// processing_fsm
module processing_fsm(clock, reset, start_signal, size, done, 
                            buf_0_write_en, buf_1_write_en, error_buf_write_en,
                            buf_0_w_data, buf_1_w_data, error_mem_w_data,
                            buf_0_r_data, buf_1_r_data, error_mem_r_data,
                            buf_0_addr, buf_1_addr, error_mem_addr, buf_sel);
    input clock;
    input reset;
    input start_signal;
    input size;
    output reg done;
    output reg buf_0_write_en;
    output reg buf_1_write_en;
    output error_buf_write_en; 
    output reg [7:0] buf_0_w_data;
    output reg [7:0] buf_1_w_data;
    output [15:0] error_mem_w_data; 
    input  [7:0] buf_0_r_data;
    input  [7:0] buf_1_r_data;
    input  [15:0] error_mem_r_data; 
    output reg [15:0] buf_0_addr;
    output reg [15:0] buf_1_addr;
    output reg [15:0] error_mem_addr; 
    output reg buf_sel;
    assign error_buf_write_en = 1'b0;
    assign error_mem_w_data = 16'b0;
    parameter PIXEL_OFFSET = 1'b1, LINE_OFFSET = 9'd256, LINE_MAX = 8'd239, PIXELS_PER_LINE = 9'd256;
    parameter MAX_ADDRESS = 18'd61439;
    parameter
        WAIT              = 5'b00000,
        LOAD_MID_ERR      = 5'b00001,
        LOAD_BTM_ERR      = 5'b00010,
        CHECK_PACKET_ERR  = 5'b00011,
        NW_PIXEL          = 5'b00100,
        NORTH_PIXEL       = 5'b00101,
        NE_PIXEL          = 5'b00110,
        WEST_PIXEL        = 5'b00111,
        EAST_PIXEL        = 5'b01000,
        SW_PIXEL          = 5'b01001,
        SOUTH_PIXEL       = 5'b01010,
        SE_PIXEL          = 5'b01011,
        MEM_WAIT_1        = 5'b01100,
        MEM_WAIT_2        = 5'b01101,
        MEM_WAIT_3        = 5'b01110,
        SUM               = 5'b01111,
        WRITE_RESULT      = 5'b10000,
        DONE              = 5'b10001;
    reg [7:0] nw_pixel;
    reg [7:0] n_pixel;
    reg [7:0] ne_pixel;
    reg [7:0] w_pixel;
    reg [7:0] e_pixel;
    reg [7:0] sw_pixel;
    reg [7:0] s_pixel;
  ...
For scale: ~120 I/O pins, roughly 23000 um^2 of cells after synthesis.
Settings: LEC_CHECK=0, ABC_AREA=0, CAP_MARGIN=20, CORE_ASPECT_RATIO=1.98, CORE_MARGIN=2, CORE_UTILIZATION=72, CTS_CLUSTER_DIAMETER=367, CTS_CLUSTER_SIZE=96, PLACE_DENSITY=0.36, SLEW_MARGIN=20, TNS_END_PERCENT=10; clock period 3.08 ns.
run.sh (not shown) runs the stock make flow with config.mk's settings and CLKGATE_MAP_FILE=.
The baseline died in 5_1_grt, error GRT-0116.
Then changed:
- ABC_AREA: 0 -> unset
- CORE_ASPECT_RATIO: 1.98 -> unset
- CORE_UTILIZATION: 72 -> 19
- CTS_CLUSTER_DIAMETER: 367 -> unset
- CTS_CLUSTER_SIZE: 96 -> 55
- PLACE_DENSITY: 0.36 -> unset
- TNS_END_PERCENT: 10 -> unset
- clock period: 3.08 -> 7.0 ns (I/O delays scaled with it)
What happened:
- The changed run went through all stages and came out clean
- synthesized cell count is unchanged
- synthesized area stays the same
- die size came out higher to 3.7 times its value
Then changed:
- CORE_UTILIZATION: 19 -> 40
- CTS_CLUSTER_SIZE: 55 -> unset
The new run finished with timing, DRC and antenna clean.
Wire length drops by 4.3%.
Worst hold slack stays flat.
Final cell count drops by 21%.
First-iteration DRC count drops by 2.7%.
Utilization climbs by 23 points.
Count of clock-buffer cells in the layout drops by 2.
Final area drops by 4.3%.
Non-clock buffer count drops by 2.
Worst setup slack got worse by 0.0041 ns.
Then changed:
- CORE_UTILIZATION: 40 -> 70
- clock period: 7.0 -> 8.6 ns (I/O delays scaled with it)
Sequential share of layout area increases by 0.53 points.
Hold slack stays flat.
Via count increases by about 4%.
Die area decreases by about 40%.
Cell count decreases by 10%.
Area after synthesis does not change.
Fmax increases by 0.89%.
First-iteration DRC count increases by about 36%.
Then changed:
- CORE_UTILIZATION: 70 -> 72
- TNS_END_PERCENT: unset -> 10
- clock period: 8.6 -> 4.07 ns (I/O delays scaled with it)
The changed run produced a layout that fails on negative setup slack.
Core utilization went up by 7.5 points.
Clock-buffer cell count rises by 2.
Register-to-register slack is worse by 3.9 ns.
Worst setup slack loses 3.9 ns.
Routed wire length rises by 11%.
Critical path depth is unchanged.
Synthesized area stays the same.
Cell count grows by 6.3%.
Then changed:
- CORE_UTILIZATION: 72 -> 40
- TNS_END_PERCENT: 10 -> unset
- clock period: 4.07 -> 5.51 ns (I/O delays scaled with it)
The changed run finished with timing, DRC and antenna clean.
Fmax falls by 10%.
Via count falls by 9.9%.
Non-clock buffer count falls by 185.

---

processing_fsm again, from the RTL that the note above started with.
Settings: LEC_CHECK=0, CAP_MARGIN=0, CORE_MARGIN=2, CORE_UTILIZATION=72, CTS_CLUSTER_SIZE=15, PLACE_DENSITY_LB_ADDON=0.02, SETUP_SLACK_MARGIN=0.68, SLEW_MARGIN=40; clock period 4.71 ns.
The baseline produced a layout that fails on negative setup slack.
Next try:
CAP_MARGIN = 20   (was 0)
CORE_UTILIZATION = 33   (was 72)
CTS_CLUSTER_SIZE = not set   (was 15)
PLACE_DENSITY_LB_ADDON = not set   (was 0.02)
SETUP_SLACK_MARGIN = not set   (was 0.68)
SLEW_MARGIN = 20   (was 40)
clock period = 5.51 ns   (was 4.71 ns; I/O delays follow)
This time the run completed without violations.
Wire length increases by 2.9%.
Setup slack gains 0.34 ns.
Cell area hardly moves.
First-iteration DRC count fell by 24%.
Area after synthesis stays the same.
Synthesized cell count is unchanged.
Next try:
CORE_UTILIZATION = 58   (was 33)
CTS_CLUSTER_DIAMETER = 40   (was not set)
TNS_END_PERCENT = 15   (was not set)
clock period = 5.0 ns   (was 5.51 ns; I/O delays follow)
Outcome: Sequential cell count does not change. Area after synthesis stays the same. Hold slack gets worse by 0.070 ns.
Next try:
CORE_UTILIZATION = 72   (was 58)
CTS_CLUSTER_DIAMETER = not set   (was 40)
PLACE_DENSITY = 0.79   (was not set)
SETUP_SLACK_MARGIN = -0.42   (was not set)
TNS_END_PERCENT = not set   (was 15)
clock period = 4.24 ns   (was 5.0 ns; I/O delays follow)
This time the run completed, yet does not pass: negative setup slack.
Clock-buffer cell count drops by 18.
Area after synthesis stays the same.
Non-clock buffer count climbs by 109.
Register-to-register slack loses 0.67 ns.
Routed wire length climbs by 1.5%.
Maximum frequency climbs by 1.9%.
First-iteration DRC count climbs by 47%.
Cell count drops by 1.4%.
Next try:
CORE_UTILIZATION = 65   (was 72)
PLACE_DENSITY = not set   (was 0.79)
SETUP_SLACK_MARGIN = not set   (was -0.42)
clock period = 4.4 ns   (was 4.24 ns; I/O delays follow)
Result: The new run ran to the end with violations: negative setup slack. Cell area stays flat. Area after synthesis is unchanged. Flip-flop count stays the same. Register-to-register slack improves by 0.17 ns. Worst setup slack is better by 0.17 ns. Wire length rises slightly.
